Setup of build 32:
## JAM
module JAM (
input CLK,
input RST,
output reg [2:0] W,
output reg [2:0] J,
input [6:0] Cost,
output [3:0] MatchCount,
output [9:0] MinCost,
output Valid );
parameter INIT  = 4'b0000;
parameter COMP  = 4'b0001;
parameter CHAN  = 4'b0010;
parameter FIND  = 4'b0011;
parameter EXCH  = 4'b0100;
parameter REV   = 4'b0101;
parameter GIVE  = 4'b0110;
parameter COUNT = 4'b0111;
parameter VALID = 4'b1000;
reg [3:0] curr_state;
reg [3:0] next_state;
parameter [0:3*128-1] mapTbl = {3'd7, 3'd6, 3'd5, 3'd6, 3'd4, 3'd6, 3'd5, 3'd6, 3'd3, 3'd6, 3'd5, 3'd6, 3'd4, 3'd6, 3'd5, 3'd6,
                            	3'd2, 3'd6, 3'd5, 3'd6, 3'd4, 3'd6, 3'd5, 3'd6, 3'd3, 3'd6, 3'd5, 3'd6, 3'd4, 3'd6, 3'd5, 3'd6,
                            	3'd1, 3'd6, 3'd5, 3'd6, 3'd4, 3'd6, 3'd5, 3'd6, 3'd3, 3'd6, 3'd5, 3'd6, 3'd4, 3'd6, 3'd5, 3'd6,
                	            3'd2, 3'd6, 3'd5, 3'd6, 3'd4, 3'd6, 3'd5, 3'd6, 3'd3, 3'd6, 3'd5, 3'd6, 3'd4, 3'd6, 3'd5, 3'd6,
                		  	    3'd0, 3'd6, 3'd5, 3'd6, 3'd4, 3'd6, 3'd5, 3'd6, 3'd3, 3'd6, 3'd5, 3'd6, 3'd4, 3'd6, 3'd5, 3'd6,
                			    3'd2, 3'd6, 3'd5, 3'd6, 3'd4, 3'd6, 3'd5, 3'd6, 3'd3, 3'd6, 3'd5, 3'd6, 3'd4, 3'd6, 3'd5, 3'd6,
  ...
Size in the first run: about 1600 cells after synthesis, about 160 flip-flops, ~30 I/O pins, about 14000 µm² of cells after synthesis.
clock: 2.09 ns
lec_check: 0
cap_margin: 20
cell_pad_in_sites_global_placement: 0
core_aspect_ratio: 0.89
core_margin: 2
core_utilization: 72
cts_cluster_size: 22
gpl_routability_driven: 1
max_routing_layer: met5
place_density: 0.95
setup_slack_margin: 0.31
slew_margin: 30
tns_end_percent: 100
run.sh (not shown) runs the stock make flow with config.mk's settings and CLKGATE_MAP_FILE=.
Status: build 32 FAILED at clock tree synthesis (tool error)
Relative to build 32, the following input files were edited for build 42:
- PLACE_DENSITY: 0.95 -> 0.84
- SETUP_SLACK_MARGIN: 0.31 -> unset
- ABC_AREA: unset -> 1
- CTS_CLUSTER_SIZE: 22 -> 44
- CORE_ASPECT_RATIO: 0.89 -> unset
- TNS_END_PERCENT: 100 -> 45
- CTS_CLUSTER_DIAMETER: unset -> 103
- the clock period (ns, I/O delays scaled along): 2.09 -> 4.3
==> results <==
Status for build 42 and build 32: no clean run
Build 32: aborted in clock tree synthesis (tool error)
Diff build 32 -> build 42: die area decreased by about 9% relative to the old numbers; cell count listed in synth_stat.txt increased by 11% relative to the old numbers; post-DP HPWL decreased by 32% relative to the old numbers; fraction of the mapped netlist area in simple logic gates increased by 5.9 points relative to the old numbers.
The die height of build 42 exceeds that of build 32 by about 0.7%.
Compared with build 32, build 42 shows a higher sequential-to-total area share from yosys stat.
Note that the cell area after synthesis recorded for build 32 amounts to 1.11 times the value seen in build 42.
| yosys synthesis chip area | lower: build 42 |
Sort build 42 and build 32 by number of nets at floorplan asc -> top: build 32
[inputs] build 61 vs build 42
- CTS_CLUSTER_DIAMETER: 103 -> unset
- CORE_ASPECT_RATIO: unset -> 0.89
- TNS_END_PERCENT: 45 -> 100
- ABC_AREA: 1 -> unset
- PLACE_DENSITY: 0.84 -> 0.65
- the clock period (ns, I/O delays scaled along): 4.3 -> 2.09
## What came out
Build 61: aborted in clock tree synthesis (tool error). Compared with build 42, in build 61 chip height shows a reduction of 0.70%; mean instance size in the synthesized netlist moved up; share of the yosys chip area belonging to registers fell 3.1 points; multiplexer share of the synthesized area picked up an extra 10 points. AND-OR/OR-AND gates as the main combinational cell family by area after synthesis was reported by build 61, and simple AND/OR/NAND/NOR gates by build 42.
Changes in build 26 relative to build 61:
- clearing MAX_ROUTING_LAYER, which used to be met5
- clearing GPL_ROUTABILITY_DRIVEN, which used to be 1
- swapping 30 for 20 in SLEW_MARGIN
- clearing TNS_END_PERCENT, which used to be 100
- clearing PLACE_DENSITY, which used to be 0.65
- clearing CTS_CLUSTER_SIZE, which used to be 44
- clearing CELL_PAD_IN_SITES_GLOBAL_PLACEMENT, which used to be 0
- clearing CORE_ASPECT_RATIO, which used to be 0.89
- swapping 2.09 for 9.22 in the clock period (ns, I/O delays scaled along)
==> comparison <==
Build 26 | status: complete | timing, DRC, antenna: pass. Build 26 and build 61 ended up with roughly the same synthesized instance count. Site row count (lower): build 61. On placeable core region, build 61 loses to build 26. Die size delta (build 26 -> build 61): insignificant. Going from build 61 to build 26, synthesized area level; area fraction in and, or, nand and nor cells after synthesis level; weighted congestion at the end of routability-driven global placement moved down; floorplan die height moved up.
[inputs] build 8 vs build 26
- CORE_UTILIZATION changed from 72 to 8
- the clock period (ns, I/O delays scaled along) changed from 9.22 to 7.64
Findings:
Average detailed-routed wire length per instance went down by more than half going from build 26 to build 8.
Summary of build 8 over build 26: internal power summed over all cells grew by about 17%; required time at the endpoint of the critical path down 1.60 ns; die area grew by about 800%; final standard cell area without fillers now sits higher.
Non-clock buffer count (build 8 over build 26): increase, 49%
Build 8 vs. build 26: number of global-route vias before repair has decreased; net count after synthesis has remained practically unchanged.
The inputs of build 76 differ from those of build 8 as listed below.
- CORE_UTILIZATION: 8 -> 40
- the clock period (ns, I/O delays scaled along): 7.64 -> 6.2
Findings:
- Build 76 and build 8 ended up with nearly the same number of nets still failing antenna checks after routing.
- Cmp build 76 and build 8 / minimum hold slack / lower: build 8
- Total core area: build 76 better than build 8
- Delta (build 76 minus build 8): layout-stage area growth over the synthesis result went down by 8.1 points; post-route clock period utilization climbed 5.7 points; global placer's final weighted congestion went up by about 5.5%.
- Internal power component was higher in build 76 than in build 8.
- Per the comparison of build 76 with build 8, pin count of the biggest net entering global routing went down by 5; critical path data required time went down by 1.43 ns; number of cells after detailed placement went down by 1779.
- Build 76 ends up with a overall routed net length that is 1.8% higher than in build 8.

========
== job 4521 ==
JAM again, from the RTL that the note above started with.
clock: 3.5 ns
lec_check: 0
cap_margin: 20
cell_pad_in_sites_global_placement: 1
core_margin: 5
core_utilization: 52
cts_cluster_diameter: 364
cts_cluster_size: 44
gpl_routability_driven: 1
max_routing_layer: met5
place_density: 0.35
slew_margin: 30
tns_end_percent: 45
Every stage of job 4521 finished as expected; the final checks, on the other hand, flagged negative setup slack, which means the layout fails.
diff inputs: job 4521 => job 2477
Settings: CORE_UTILIZATION: 52 -> 26; CTS_CLUSTER_DIAMETER: 364 -> 386; PLACE_DENSITY: 0.35 -> 0.95; SLEW_MARGIN: 30 -> 5.
Notes after the runs:
- Job 2477: all stages done; final checks FAILED (negative setup slack).
- Switching power total down about 6.5% in job 2477 wrt job 4521
- Summary — global-route wire length before repair, job 2477 relative to job 4521: lower, by 4.2 mm.
- Final core utilization: job 2477 < job 4521
- Job 2477 vs job 4521 — highest achievable clock rate dropped by a few percent
- Proportion of power drawn by flip-flops and latches (job 2477 over job 4521): increase, 1.0 points
- Going from job 4521 to job 2477, post-layout instance area grows by about 1.8%.
--- input diff job 2477..job 8783 ---
Settings: putting ABC_AREA at 1 where nothing was set; swapping 5 for 30 in SLEW_MARGIN; swapping 5 for 2 in CORE_MARGIN; swapping 26 for 72 in CORE_UTILIZATION; swapping 0.95 for 0.82 in PLACE_DENSITY; clearing CTS_CLUSTER_DIAMETER, which used to be 386; swapping 1 for 0 in CELL_PAD_IN_SITES_GLOBAL_PLACEMENT; swapping 3.5 for 4.9 in the clock period (ns, I/O delays scaled along).
Results
- The higher total net switching power of job 2477 and job 8783 is in job 2477.
- Job 8783 finished every stage; the final checks, however, were not passed, the failures being negative setup slack.
- Measured against each other, job 2477 and job 8783 differ in number of stages on the worst setup path, the lower figure coming from job 2477.
- Job 2477 -> job 8783: number of buffers outside the clock class in the layout decreased by more than half
- Job 8783 reports its main combinational cell family by area after synthesis as simple AND/OR/NAND/NOR gates while job 2477 reports AND-OR/OR-AND gates.
- Die width is higher on job 2477

========
The RTL this note starts from:
==> flow/design.v <==
module JAM (
input CLK,
input RST,
output reg [2:0] W,
output reg [2:0] J,
input [6:0] Cost,
output [3:0] MatchCount,
output [9:0] MinCost,
output Valid );
parameter INIT  = 4'b0000;
parameter COMP  = 4'b0001;
parameter CHAN  = 4'b0010;
parameter FIND  = 4'b0011;
parameter EXCH  = 4'b0100;
parameter REV   = 4'b0101;
parameter GIVE  = 4'b0110;
parameter COUNT = 4'b0111;
parameter VALID = 4'b1000;
reg [3:0] curr_state;
reg [3:0] next_state;
parameter [0:3*128-1] mapTbl = {3'd7, 3'd6, 3'd5, 3'd6, 3'd4, 3'd6, 3'd5, 3'd6, 3'd3, 3'd6, 3'd5, 3'd6, 3'd4, 3'd6, 3'd5, 3'd6,
                            	3'd2, 3'd6, 3'd5, 3'd6, 3'd4, 3'd6, 3'd5, 3'd6, 3'd3, 3'd6, 3'd5, 3'd6, 3'd4, 3'd6, 3'd5, 3'd6,
                            	3'd1, 3'd6, 3'd5, 3'd6, 3'd4, 3'd6, 3'd5, 3'd6, 3'd3, 3'd6, 3'd5, 3'd6, 3'd4, 3'd6, 3'd5, 3'd6,
                	            3'd2, 3'd6, 3'd5, 3'd6, 3'd4, 3'd6, 3'd5, 3'd6, 3'd3, 3'd6, 3'd5, 3'd6, 3'd4, 3'd6, 3'd5, 3'd6,
                		  	    3'd0, 3'd6, 3'd5, 3'd6, 3'd4, 3'd6, 3'd5, 3'd6, 3'd3, 3'd6, 3'd5, 3'd6, 3'd4, 3'd6, 3'd5, 3'd6,
                			    3'd2, 3'd6, 3'd5, 3'd6, 3'd4, 3'd6, 3'd5, 3'd6, 3'd3, 3'd6, 3'd5, 3'd6, 3'd4, 3'd6, 3'd5, 3'd6,
                			    3'd1, 3'd6, 3'd5, 3'd6, 3'd4, 3'd6, 3'd5, 3'd6, 3'd3, 3'd6, 3'd5, 3'd6, 3'd4, 3'd6, 3'd5, 3'd6,
                				3'd2, 3'd6, 3'd5, 3'd6, 3'd4, 3'd6, 3'd5, 3'd6, 3'd3, 3'd6, 3'd5, 3'd6, 3'd4, 3'd6, 3'd5, 3'd6};
reg [0:6] compare;
reg [3:0] permutation [0:7];
reg [3:0] permutation_rot [0:7];
reg [3:0] permutation_ex [0:7];
reg [1:0] FIND_count;
wire [2:0] rot;
wire done;
reg [3:0] matchcount;
reg [9:0] mincost;
always@(posedge CLK) begin
	if(RST) curr_state <= INIT;
	else    curr_state <= next_state; 
end 
always@(*)begin
	case (curr_state)
	INIT  : next_state = COMP;
	COMP  : next_state = CHAN;  
	CHAN  : next_state = FIND;  
	FIND  : if(FIND_count==2) next_state = EXCH;  
	        else next_state = FIND;
	EXCH  : next_state = REV;  
	REV   : next_state = GIVE;  
	GIVE  : next_state = COUNT;
	COUNT : if(done) next_state = VALID;
			else next_state = COMP;
	VALID : next_state =  INIT;
	default : next_state = INIT;
	endcase
end
reg [3:0] count;
reg [9:0] cost;
reg start;
always@(posedge CLK) begin
	if(RST) start <= 0;
	else if(~RST) start <= 1;
	else start <= start;
end 
always@(posedge CLK) begin
	if(RST) begin
		W <= 0;
		J <= 0;
		count <= 1;
	end
	else begin
		W <= count >= 8 ? 0 : count;
		J <= permutation[count >= 8 ? 0 : count];
		if(count == 10) begin
			count <= 2;
			W <= 1;
			J <= permutation[1];
		end
		else begin
			count <= count + 1;
		end
	end
end
always@(posedge CLK) begin
	if(curr_state==INIT) begin
		mincost <= 10'd1023;
		matchcount <= 0;
		cost <= 0;
	end
	else if(start)begin
		cost <= cost + Cost;
		if(count == 10) begin
			if(cost < mincost)begin
				mincost <= cost;
				matchcount <= 1;
			end
			else if(cost == mincost)begin
				matchcount <= matchcount + 1;
			end
			cost <= 0;
		end
	end
end
assign MatchCount = matchcount;
assign MinCost = mincost;
always@(posedge CLK)begin
	if(curr_state == COMP) begin
		compare[6] <= permutation[6] < permutation[7];
		compare[5] <= permutation[5] < permutation[6];
		compare[4] <= permutation[4] < permutation[5];
		compare[3] <= permutation[3] < permutation[4];
		compare[2] <= permutation[2] < permutation[3];
		compare[1] <= permutation[1] < permutation[2];
		compare[0] <= permutation[0] < permutation[1];
	end
end
assign rot = mapTbl[compare*3+:3];
always @(posedge CLK) begin
	if(curr_state == CHAN) begin
  		permutation_rot[0] <= 0<=rot || (0>rot && permutation[0]<permutation[rot]) ? 8 : permutation[0];
  		permutation_rot[1] <= 1<=rot || (1>rot && permutation[1]<permutation[rot]) ? 8 : permutation[1];
  		permutation_rot[2] <= 2<=rot || (2>rot && permutation[2]<permutation[rot]) ? 8 : permutation[2];
  		permutation_rot[3] <= 3<=rot || (3>rot && permutation[3]<permutation[rot]) ? 8 : permutation[3];
  		permutation_rot[4] <= 4<=rot || (4>rot && permutation[4]<permutation[rot]) ? 8 : permutation[4];
  		permutation_rot[5] <= 5<=rot || (5>rot && permutation[5]<permutation[rot]) ? 8 : permutation[5];
  		permutation_rot[6] <= 6<=rot || (6>rot && permutation[6]<permutation[rot]) ? 8 : permutation[6];
  		permutation_rot[7] <= 7<=rot || (7>rot && permutation[7]<permutation[rot]) ? 8 : permutation[7];
  	end
end
reg [2:0] minIdx1;
reg [2:0] minIdx2;
reg [2:0] minIdx3;
reg [2:0] minIdx4;
reg [2:0] minIdx11;
reg [2:0] minIdx22;
reg [2:0] minIdx;
always@(posedge CLK)begin
	if(curr_state==INIT) begin
		FIND_count <= 0;
	end
	if(curr_state==FIND && FIND_count==0)begin
		minIdx4 <= permutation_rot[7] > permutation_rot[6] ? 6 : 7;
		minIdx3 <= permutation_rot[5] > permutation_rot[4] ? 4 : 5;
		minIdx2 <= permutation_rot[3] > permutation_rot[2] ? 2 : 3;
		minIdx1 <= permutation_rot[1] > permutation_rot[0] ? 0 : 1;
		FIND_count <= 1;
	end
	else if(curr_state==FIND && FIND_count==1)begin
		minIdx22 <= permutation_rot[minIdx4] > permutation_rot[minIdx3] ? minIdx3 : minIdx4;
		minIdx11 <= permutation_rot[minIdx2] > permutation_rot[minIdx1] ? minIdx1 : minIdx2;
		FIND_count <= 2;
	end
	else if(curr_state==FIND && FIND_count==2)begin
		minIdx <= permutation_rot[minIdx22] > permutation_rot[minIdx11] ? minIdx11 : minIdx22;
		FIND_count <= 0;
	end
	else begin
		FIND_count <= 0;
	end
end
always@(posedge CLK) begin
	if(curr_state==COMP) begin
		permutation_ex[0] <= permutation[0];
		permutation_ex[1] <= permutation[1];
		permutation_ex[2] <= permutation[2];
		permutation_ex[3] <= permutation[3];
		permutation_ex[4] <= permutation[4];
		permutation_ex[5] <= permutation[5];
		permutation_ex[6] <= permutation[6];
		permutation_ex[7] <= permutation[7];
	end
	else if(curr_state==EXCH) begin
		permutation_ex[rot] <= permutation[minIdx];
		permutation_ex[minIdx] <= permutation[rot];
	end
	else if(curr_state == REV)begin
		if(0>rot)
			permutation_ex[0] <= permutation_ex[7-(0-rot-1)];
		if(1>rot)
			permutation_ex[1] <= permutation_ex[7-(1-rot-1)];
		if(2>rot)
			permutation_ex[2] <= permutation_ex[7-(2-rot-1)];
		if(3>rot)
			permutation_ex[3] <= permutation_ex[7-(3-rot-1)];
		if(4>rot)
			permutation_ex[4] <= permutation_ex[7-(4-rot-1)];
		if(5>rot)
			permutation_ex[5] <= permutation_ex[7-(5-rot-1)];
		if(6>rot)
			permutation_ex[6] <= permutation_ex[7-(6-rot-1)];
		if(7>rot)
			permutation_ex[7] <= permutation_ex[7-(7-rot-1)];
	end
end
always@(posedge CLK)begin
	if(curr_state == INIT) begin
		permutation[0] <= 0;
		permutation[1] <= 1;
		permutation[2] <= 2;
		permutation[3] <= 3;
		permutation[4] <= 4;
		permutation[5] <= 5;
		permutation[6] <= 6;
		permutation[7] <= 7;
	end
	else if(curr_state == GIVE) begin
		permutation[0] <= permutation_ex[0];
		permutation[1] <= permutation_ex[1];
		permutation[2] <= permutation_ex[2];
		permutation[3] <= permutation_ex[3];
		permutation[4] <= permutation_ex[4];
		permutation[5] <= permutation_ex[5];
		permutation[6] <= permutation_ex[6];
		permutation[7] <= permutation_ex[7];
	end
end
assign done = compare==0;
assign Valid = (curr_state == VALID);
endmodule
Settings: LEC_CHECK=0, CAP_MARGIN=20, CORE_MARGIN=2, CORE_UTILIZATION=58, CTS_CLUSTER_DIAMETER=384, CTS_CLUSTER_SIZE=53, PLACE_DENSITY=0.83, SETUP_SLACK_MARGIN=0.33, SLEW_MARGIN=20; clock period 6.2 ns.
Next try:
Settings changed: ABC_AREA set to 1, CELL_PAD_IN_SITES_GLOBAL_PLACEMENT set to 2, CORE_UTILIZATION 58 to 40, CTS_CLUSTER_DIAMETER 384 to 188, CTS_CLUSTER_SIZE 53 to not set, GPL_ROUTABILITY_DRIVEN set to 0, MAX_ROUTING_LAYER set to met4, MIN_ROUTING_LAYER set to met2, PLACE_DENSITY 0.83 to not set, SETUP_SLACK_MARGIN 0.33 to 1.47, SLEW_MARGIN 20 to 0.
What happened:
- This time the run stopped in global routing (5_1_grt)
- area after synthesis goes down by 9.7%
- die area goes up by 30%
- synthesized cell count goes up by 11%
Next try:
Settings changed: CTS_CLUSTER_DIAMETER 188 to 373, GPL_ROUTABILITY_DRIVEN 0 to 1, MIN_ROUTING_LAYER met2 to met1, PLACE_DENSITY set to 0.9, SETUP_SLACK_MARGIN 1.47 to not set.
Effect: This time the run went through all stages and came out clean. Synthesized area stays the same. Synthesized cell count stays the same. Die area does not change.
Next try:
Settings changed: ABC_AREA 1 to not set, CELL_PAD_IN_SITES_GLOBAL_PLACEMENT 2 to not set, CTS_CLUSTER_DIAMETER 373 to not set, GPL_ROUTABILITY_DRIVEN 1 to not set, MAX_ROUTING_LAYER met4 to not set, MIN_ROUTING_LAYER met1 to not set, PLACE_DENSITY 0.9 to not set, SETUP_SLACK_MARGIN set to -0.6, SLEW_MARGIN 0 to 20.
This time the run completed and failed the layout checks on setup timing.
Via count went up by 8.0%.
Synthesized cell count falls by 10%.
Flip-flop count does not change.
Maximum frequency is lower by about 8%.
Total power increases by about 2.7%.
Register-to-register slack degrades by 510 ps.
First-iteration DRC count goes up by 3.5%.
Routed wire length climbs by about 10%.
Final cell count went down by 3.2%.
Design area went up by 15%.
Die size rose by about 10%.
Next try:
Settings changed: ABC_AREA set to 1, CELL_PAD_IN_SITES_GLOBAL_PLACEMENT set to 2, CTS_CLUSTER_DIAMETER set to 292, GPL_ROUTABILITY_DRIVEN set to 0, SETUP_SLACK_MARGIN -0.6 to not set.
The new run finished with timing, DRC and antenna clean. Clock power stays flat. Die area drops by 9.5%. Sequential power hardly moves. Combinational power drops by about 2%. Total power drops by 2.1%.
No activity file was given, so power comes from the tool's default toggle rates.
